==> inputs of trial 15 <==
==> flow/design.v <==
module fixed_point_alu (
    input clk,
    input rst,
    input [1:0] op,           
    input signed [15:0] a,    
    input signed [15:0] b,    
    output reg signed [23:0] out,   
    output reg overflow       
);
    localparam Q8_MAX_POS = 16'sh7FFF;    
    localparam Q8_MAX_NEG = 16'sh8000;    
    localparam Q16_MAX_POS = 24'sh7FFFFF;  
    localparam Q16_MAX_NEG = 24'sh800000;  
    reg signed [31:0] mul_result;   
    reg signed [23:0] add_sub_result;
    always @(posedge clk or posedge rst) begin
        if (rst) begin
            out <= 0;
            overflow <= 0;
        end else begin
            case (op)
                2'b00: begin
                    add_sub_result = a + b;
                    if ((a > 0 && b > 0 && add_sub_result < 0) || 
                        (a < 0 && b < 0 && add_sub_result > 0)) begin
                        overflow <= 1;
                        out <= (a[15] == 1) ? Q16_MAX_NEG : Q16_MAX_POS;
                    end else begin
                        overflow <= 0;
                        out <= { {8{add_sub_result[15]}}, add_sub_result };  
                    end
                end
                2'b01: begin
                    add_sub_result = a - b;
                    if ((a > 0 && b < 0 && add_sub_result < 0) || 
                        (a < 0 && b > 0 && add_sub_result > 0)) begin
                        overflow <= 1;
                        out <= (a[15] == 1) ? Q16_MAX_NEG : Q16_MAX_POS;
                    end else begin
                        overflow <= 0;
                        out <= { {8{add_sub_result[15]}}, add_sub_result };  
                    end
                end
               2'b10: begin
    mul_result = a * b;   
    if ($signed(mul_result[31:8]) > $signed(Q16_MAX_POS)) begin
        overflow <= 1;
        out <= Q16_MAX_POS;
    end else if ($signed(mul_result[31:8]) < $signed(Q16_MAX_NEG)) begin
        overflow <= 1;
        out <= Q16_MAX_NEG;
    end else begin
        overflow <= 0;
        out <= mul_result[31:8];   
    end
end
                2'b11: begin
                    if (b == 0) begin   
                        overflow <= 1;
                        out <= (a[15] == 1) ? Q16_MAX_NEG : Q16_MAX_POS;
                    end else begin
                        out <= (a << 8) / b;
                        overflow <= 0;
                    end
                end
                default: begin
                    out <= 0;
                    overflow <= 0;
                end
            endcase
        end
    end
endmodule
==> flow/run.sh <==
#!/bin/bash
# the make line also repeats each setting of config.mk as NAME=value (left out here)
make -C /OpenROAD-flow-scripts/flow DESIGN_CONFIG=/design/flow/config.mk WORK_HOME=/design/flow/orfs CLKGATE_MAP_FILE= finish
==> flow/config.mk <==
export PLATFORM = sky130hd
export DESIGN_NAME = fixed_point_alu
export DESIGN_NICKNAME = fixed_point_alu
export VERILOG_FILES = /design/flow/design.v
export SDC_FILE = /design/flow/constraint.sdc
export NUM_CORES = 4
export LEC_CHECK = 0
export ABC_AREA = 1
export CAP_MARGIN = 20
export CORE_MARGIN = 2
export CORE_UTILIZATION = 65
export CTS_CLUSTER_DIAMETER = 332
export CTS_CLUSTER_SIZE = 64
export SETUP_SLACK_MARGIN = -1.31
export SLEW_MARGIN = 20
export TNS_END_PERCENT = 35
==> flow/constraint.sdc <==
create_clock -name core_clock -period 54.5 [get_ports {clk}]
set_input_delay 10.9000 -clock core_clock [delete_from_list [all_inputs] [get_ports {clk}]]
set_output_delay 10.9000 -clock core_clock [all_outputs]
set_load 0.01 [all_outputs]
==> trial 73 (differences from trial 15) <==
--- a/flow/config.mk
+++ b/flow/config.mk
@@ -9,8 +9,7 @@
 export CAP_MARGIN = 20
 export CORE_MARGIN = 2
-export CORE_UTILIZATION = 65
-export CTS_CLUSTER_DIAMETER = 332
-export CTS_CLUSTER_SIZE = 64
-export SETUP_SLACK_MARGIN = -1.31
+export CORE_UTILIZATION = 68
+export CTS_CLUSTER_DIAMETER = 336
+export CTS_CLUSTER_SIZE = 33
+export HOLD_SLACK_MARGIN = 0.3
 export SLEW_MARGIN = 20
-export TNS_END_PERCENT = 35
==> flow/constraint.sdc (replaced) <==
create_clock -name core_clock -period 56.0 [get_ports {clk}]
set_input_delay 11.2000 -clock core_clock [delete_from_list [all_inputs] [get_ports {clk}]]
set_output_delay 11.2000 -clock core_clock [all_outputs]
set_load 0.01 [all_outputs]
==> build 27 (differences from trial 15) <==
--- a/flow/config.mk
+++ b/flow/config.mk
@@ -8,9 +8,8 @@
 export ABC_AREA = 1
 export CAP_MARGIN = 20
+export CORE_ASPECT_RATIO = 0.93
 export CORE_MARGIN = 2
-export CORE_UTILIZATION = 65
-export CTS_CLUSTER_DIAMETER = 332
-export CTS_CLUSTER_SIZE = 64
-export SETUP_SLACK_MARGIN = -1.31
+export CORE_UTILIZATION = 72
+export CTS_CLUSTER_DIAMETER = 139
+export CTS_CLUSTER_SIZE = 95
 export SLEW_MARGIN = 20
-export TNS_END_PERCENT = 35
==> flow/constraint.sdc (replaced) <==
create_clock -name core_clock -period 63.1 [get_ports {clk}]
set_input_delay 12.6200 -clock core_clock [delete_from_list [all_inputs] [get_ports {clk}]]
set_output_delay 12.6200 -clock core_clock [all_outputs]
set_load 0.01 [all_outputs]
==> notes <==
Trial 73 ended with an error in clock tree synthesis (4_1_cts) with DPL-0033. Trial 15 aborted during global routing (5_1_grt). Build 27 ran to the end with violations: setup timing.
The lowest die area belongs to build 27, the highest to trial 15.
In synthesized cell count, trial 15 and build 27 do not differ.
In synthesized area, trial 73 and trial 15 do not differ.

* * *

==> inputs of 06-11 <==
Starts from the design.v that is shown in full above.
make LEC_CHECK=0 ABC_AREA=0 CAP_MARGIN=0 CORE_ASPECT_RATIO=1.57 CORE_MARGIN=5 CORE_UTILIZATION=58 CTS_CLUSTER_SIZE=21 GPL_TIMING_DRIVEN=0 MAX_ROUTING_LAYER=met4 MIN_ROUTING_LAYER=met1 PLACE_DENSITY=0.75 SETUP_SLACK_MARGIN=5.0 SLEW_MARGIN=10 TNS_END_PERCENT=95 finish   # period 97.7 ns
run.sh (not shown) runs the stock make flow with config.mk's settings and CLKGATE_MAP_FILE=.
==> inputs of 02-18, as changes to 06-11 <==
==> flow/config.mk (replaced) <==
export PLATFORM = sky130hd
export DESIGN_NAME = fixed_point_alu
export DESIGN_NICKNAME = fixed_point_alu
export VERILOG_FILES = /design/flow/design.v
export SDC_FILE = /design/flow/constraint.sdc
export NUM_CORES = 4
export LEC_CHECK = 0
export ABC_AREA = 1
export CAP_MARGIN = 20
export CORE_MARGIN = 2
export CORE_UTILIZATION = 66
export CTS_CLUSTER_DIAMETER = 52
export MAX_ROUTING_LAYER = met4
export SETUP_SLACK_MARGIN = 2.15
export SLEW_MARGIN = 20
export TNS_END_PERCENT = 5
==> flow/constraint.sdc (replaced) <==
create_clock -name core_clock -period 56.0 [get_ports {clk}]
set_input_delay 11.2000 -clock core_clock [delete_from_list [all_inputs] [get_ports {clk}]]
set_output_delay 11.2000 -clock core_clock [all_outputs]
set_load 0.01 [all_outputs]
==> comparison <==
02-18 stopped in global routing with GRT-0232. 06-11 went through all stages and came out clean.
Against 02-18, the die size of 06-11 is larger by 23%.
Between 06-11 and 02-18, the lower synthesized cell count is in 06-11 (gap 8.5%, measured against 02-18).
In 06-11 the synthesized area is larger than in 02-18, by about 2.7%.
==> figures <==
| item | 02-18 | 06-11 |
|---|---|---|
| XOR/XNOR Fraction of Synth Area | 0.06730 | 0.08115 |
| Synthesized-area fraction occupied by adder cells | 0.3529 | 0.3436 |
| Avg Synthesized Cell Area | 6.673 um2 | 7.493 um2 |
| Synth Area in Compound Gates | 0.1337 | 0.2540 |
| Post-Syn Area | 0.02941 mm2 | 0.03021 mm2 |
| Outcome | did not finish | no timing/DRC/antenna violations |
| Stage where the flow stopped | global routing | - |
| Initial core utilization | 0.6665 | 0.5877 |
| Post-CTS sizing | 84 | 0 |
| Die X | 215.1 um | 192.1 um |
| Post-placement cell count | 6,005 | 4,834 |
| Number of cell rows | 77 | 104 |
| Setup bufs post-CTS | 75 | 0 |
| Sequential fraction of the synthesis area | 0.02127 | 0.02071 |

* * *

==> job 1443 <==
Starts from the design.v that is shown in full above.
clock: 60.0 ns
lec_check: 0
cap_margin: 20
core_aspect_ratio: 0.5
core_margin: 2
core_utilization: 25
cts_cluster_diameter: 332
cts_cluster_size: 99
setup_slack_margin: -1.2
slew_margin: 20
tns_end_percent: 5
==> job 2978 (differences from job 1443) <==
CORE_ASPECT_RATIO = default   (was 0.5)
CORE_UTILIZATION = 68   (was 25)
CTS_CLUSTER_DIAMETER = 336   (was 332)
CTS_CLUSTER_SIZE = 33   (was 99)
MAX_ROUTING_LAYER = met4   (was default)
SETUP_SLACK_MARGIN = default   (was -1.2)
TNS_END_PERCENT = default   (was 5)
==> flow/constraint.sdc (replaced) <==
create_clock -name core_clock -period 56.0 [get_ports {clk}]
set_input_delay 11.2000 -clock core_clock [delete_from_list [all_inputs] [get_ports {clk}]]
set_output_delay 11.2000 -clock core_clock [all_outputs]
set_load 0.01 [all_outputs]
==> job 3065 (differences from job 1443) <==
ABC_AREA = 1   (was default)
CORE_ASPECT_RATIO = default   (was 0.5)
CORE_UTILIZATION = 70   (was 25)
CTS_CLUSTER_DIAMETER = 190   (was 332)
CTS_CLUSTER_SIZE = 24   (was 99)
SETUP_SLACK_MARGIN = default   (was -1.2)
TNS_END_PERCENT = default   (was 5)
==> flow/constraint.sdc (replaced) <==
create_clock -name core_clock -period 13.1 [get_ports {clk}]
set_input_delay 2.6200 -clock core_clock [delete_from_list [all_inputs] [get_ports {clk}]]
set_output_delay 2.6200 -clock core_clock [all_outputs]
set_load 0.01 [all_outputs]
==> job 133 (differences from job 1443) <==
CORE_ASPECT_RATIO = default   (was 0.5)
CORE_UTILIZATION = 30   (was 25)
CTS_CLUSTER_DIAMETER = default   (was 332)
CTS_CLUSTER_SIZE = default   (was 99)
SETUP_SLACK_MARGIN = default   (was -1.2)
TNS_END_PERCENT = default   (was 5)
==> flow/constraint.sdc (replaced) <==
create_clock -name core_clock -period 63.1 [get_ports {clk}]
set_input_delay 12.6200 -clock core_clock [delete_from_list [all_inputs] [get_ports {clk}]]
set_output_delay 12.6200 -clock core_clock [all_outputs]
set_load 0.01 [all_outputs]
==> results.sh <==
# physical design summary
export IMPL_aoi_share=0.134
export IMPL_haltStage="clock tree synthesis (4_1_cts)"
export IMPL_synth_cells=4407
export IMPL_detailedPlace_worstSlack_ps=-39740
export IMPL_synth_chip_area_um2=29400
export IMPL_error_message="[ERROR DPL-0033] detailed placement checks failed during check placement."
export IMPL_common_cells="1152 x nand2_1, 814 x inv_1, 407 x ha_1"
export IMPL_synth_area_um2=29400
export IMPL_ys_types=84
export IMPL_outcome="did not finish"
export IMPL_die_y_um=209
export IMPL_coreArea_um2=41700
(the above is from job 3065)
==> results.sh <==
# source this file to load flow results
export IMPL_synth_chip_area_um2=30200
export IMPL_common_cells="436 x nand2_1, 407 x ha_1, 393 x inv_1"
export IMPL_synth_cells=4031
export IMPL_coreArea_um2=100000
export IMPL_die_y_um=321
export IMPL_outcome="no timing/DRC/antenna violations"
export IMPL_ys_types=107
export IMPL_synth_area_um2=30200
export IMPL_aoi_share=0.254
(the above is from job 133)
==> results.sh <==
# physical design summary
export IMPL_haltStage="global routing (5_1_grt)"
export IMPL_outcome="did not finish"
export IMPL_aoi_share=0.254
export IMPL_coreArea_um2=44000
export IMPL_synth_cells=4031
export IMPL_common_cells="436 x nand2_1, 407 x ha_1, 393 x inv_1"
(the above is from job 2978)
==> results.sh <==
# source this file to load flow results
export IMPL_outcome="no timing/DRC/antenna violations"
export IMPL_common_cells="436 x nand2_1, 407 x ha_1, 393 x inv_1"
export IMPL_coreArea_um2=120000
export IMPL_synth_area_um2=30200
export IMPL_die_y_um=250
export IMPL_synth_chip_area_um2=30200
(the above is from job 1443)

* * *

==> run a: inputs <==
Starts from the design.v that is shown in full above.
clock: 78.6 ns
lec_check: 0
abc_area: 1
cap_margin: 20
core_margin: 2
core_utilization: 68
cts_cluster_size: 98
slew_margin: 20
==> run b (differences from run a) <==
--- a/flow/config.mk
+++ b/flow/config.mk
@@ -8,6 +8,8 @@
 export ABC_AREA = 1
 export CAP_MARGIN = 20
 export CORE_MARGIN = 2
-export CORE_UTILIZATION = 68
-export CTS_CLUSTER_SIZE = 98
+export CORE_UTILIZATION = 69
+export CTS_CLUSTER_DIAMETER = 332
+export CTS_CLUSTER_SIZE = 96
 export SLEW_MARGIN = 20
+export TNS_END_PERCENT = 5
==> flow/constraint.sdc (replaced) <==
create_clock -name core_clock -period 34.2 [get_ports {clk}]
set_input_delay 6.8400 -clock core_clock [delete_from_list [all_inputs] [get_ports {clk}]]
set_output_delay 6.8400 -clock core_clock [all_outputs]
set_load 0.01 [all_outputs]
==> run c (differences from run a) <==
--- a/flow/config.mk
+++ b/flow/config.mk
@@ -6,8 +6,9 @@
 export NUM_CORES = 4
 export LEC_CHECK = 0
 export ABC_AREA = 1
-export CAP_MARGIN = 20
+export CAP_MARGIN = 25
 export CORE_MARGIN = 2
-export CORE_UTILIZATION = 68
-export CTS_CLUSTER_SIZE = 98
+export CORE_UTILIZATION = 40
+export GPL_ROUTABILITY_DRIVEN = 1
+export MAX_ROUTING_LAYER = met5
 export SLEW_MARGIN = 20
==> flow/constraint.sdc (replaced) <==
create_clock -name core_clock -period 60.0 [get_ports {clk}]
set_input_delay 12.0000 -clock core_clock [delete_from_list [all_inputs] [get_ports {clk}]]
set_output_delay 12.0000 -clock core_clock [all_outputs]
set_load 0.01 [all_outputs]
==> run d (differences from run a) <==
==> flow/config.mk (replaced) <==
export PLATFORM = sky130hd
export DESIGN_NAME = fixed_point_alu
export DESIGN_NICKNAME = fixed_point_alu
export VERILOG_FILES = /design/flow/design.v
export SDC_FILE = /design/flow/constraint.sdc
export NUM_CORES = 4
export LEC_CHECK = 0
export CAP_MARGIN = 20
export CORE_MARGIN = 2
export CORE_UTILIZATION = 66
export MAX_ROUTING_LAYER = met4
export SETUP_SLACK_MARGIN = 2.15
export SLEW_MARGIN = 20
export TNS_END_PERCENT = 5
==> flow/constraint.sdc (replaced) <==
create_clock -name core_clock -period 56.0 [get_ports {clk}]
set_input_delay 11.2000 -clock core_clock [delete_from_list [all_inputs] [get_ports {clk}]]
set_output_delay 11.2000 -clock core_clock [all_outputs]
set_load 0.01 [all_outputs]
==> notes.org <==
* Implementation run

** Final timing
- Actual transition at the worst max-transition pin :: approximately 1100 ps
- The worst pin sits at a relative slew slack of 23.3%.
- Number of pins exceeding their max-slew limit in the final report :: 0
- From the final report, the count of setup violators was given as 24.
- Post-route worst setup slack :: -734 ps

** Finish
- After filler insertion, the fill cell instance count of the layout stands at 2920.
- Once layout is complete, the utilization of the core stands at between 80% and 90%.

** Status
- Layout check faults :: negative setup slack
- Run status :: failed layout checks

** Drt
- Detailed Route Iter0 Violations :: 5349

** Logic synthesis
- Post-Synth Simple-Gate Area :: 20.8%

** Worst setup path
- In this run the number of cells on the critical path is 222.
- Slowest cell on the critical path :: o31ai_1

** Clock tree
- Cell chosen for the clock root :: clkbuf_16

** Global route
- Met1 demand-to-capacity share in global routing :: 65.5%

** Floorplanning
- Cell row count :: between 70 and 80
That was run d.
==> notes.org <==
* Implementation run

** Worst setup path
- Slowest cell on the critical path :: a211o_1

** Final timing
- Finish-stage setup viols :: 0
- Number of pins exceeding their max-slew limit in the final report :: 0
- In the post-route analysis, the smallest setup slack over all paths is 1810 ps.
- Actual transition at the worst max-transition pin :: around 1100 ps

** Global route
- In the global route stage, met3 resource usage came out at 3.53%.
- In the global route stage, met1 resource usage came out at 35.0%.

** Logic synthesis
- Post-Synth Simple-Gate Area :: ~28%
- For this run, the leading register cell type out of synthesis is dfrtp_1.

** Floorplanning
- Cell row count :: around 100

** Status
- The flow ran to the end and the layout has no timing, DRC or antenna violations.

** Finish
- Fill cells in the final layout number approximately 7100.
That was run c.
==> notes.org <==
* Implementation run

** Status
- The flow ran to the end and the layout has no timing, DRC or antenna violations.

** Finish
- Clock distribution area overhead in the final layout :: less than 1%
- Final core utilization :: around 70%
- The filler cells instantiated in the layout total approximately 3900.
- The layout has 3 clock buffers.

** Final timing
- Post-route worst setup slack :: around 6300 ps
- The end-of-flow timing check tallies setup violations at 0.
- For the pin with the worst max-slew slack, the measured transition is 923 ps.
- Counting pins that exceed their max-slew limit in the final report gives 0.
- Across all checked pins, the minimum headroom to the slew limit is roughly two fifths.

** Worst setup path
- Walking the critical path from launch to capture passes 408 cell instances.

** Logic synthesis
- Post-Synth Simple-Gate Area :: around 28%

** Floorplanning
- After floorplanning, the core was divided into 76 placement rows.

** Global route
- Met1 demand-to-capacity share in global routing :: between 50 and 60%

** Drt
- The violation tally recorded at the end of detailed-routing iteration 0 is between 2000 and 2500.

** Clock tree
- Clk sink count :: 25
- Post CTS Setup Buffer Count :: 0
That was run a.
==> notes.org <==
* Implementation run

** Logic synthesis
- Synthesis inferred 25 register bits.
- Synthesis area per yosys :: roughly 29000 sq um
- Mean instance size in the synthesized netlist :: approximately 6.7 sq um
- Number of distinct library cells after synthesis :: ~84
- Top cells by instance count after synthesis :: 1152 x nand2_1, 814 x inv_1, 407 x ha_1
- Main flop type :: dfrtp_1
- Number of synthesized flops with an enable pin :: 0
- The synthesized netlist devotes 28.1% of its cell area to simple gates.

** Floorplanning
- In this run the vertical extent of the chip is approximately 210 microns.
- Floorplan Core Area :: 42000 sq um
- Core utilization before placement :: 70.0%
- For reference, the placement row count at floorplan is ~75.
- Overall die area :: 44300 sq um

** Placed design
- Post-detailed-placement cell area :: between 30000 and 40000 sq um
- Routability-driven placement finished with a final weighted congestion of 1.06.

** Status
- First error :: [ERROR DPL-0033] detailed placement checks failed during check placement.
- Last stage :: 4_1_cts
- The flow did not finish.
That was run b.
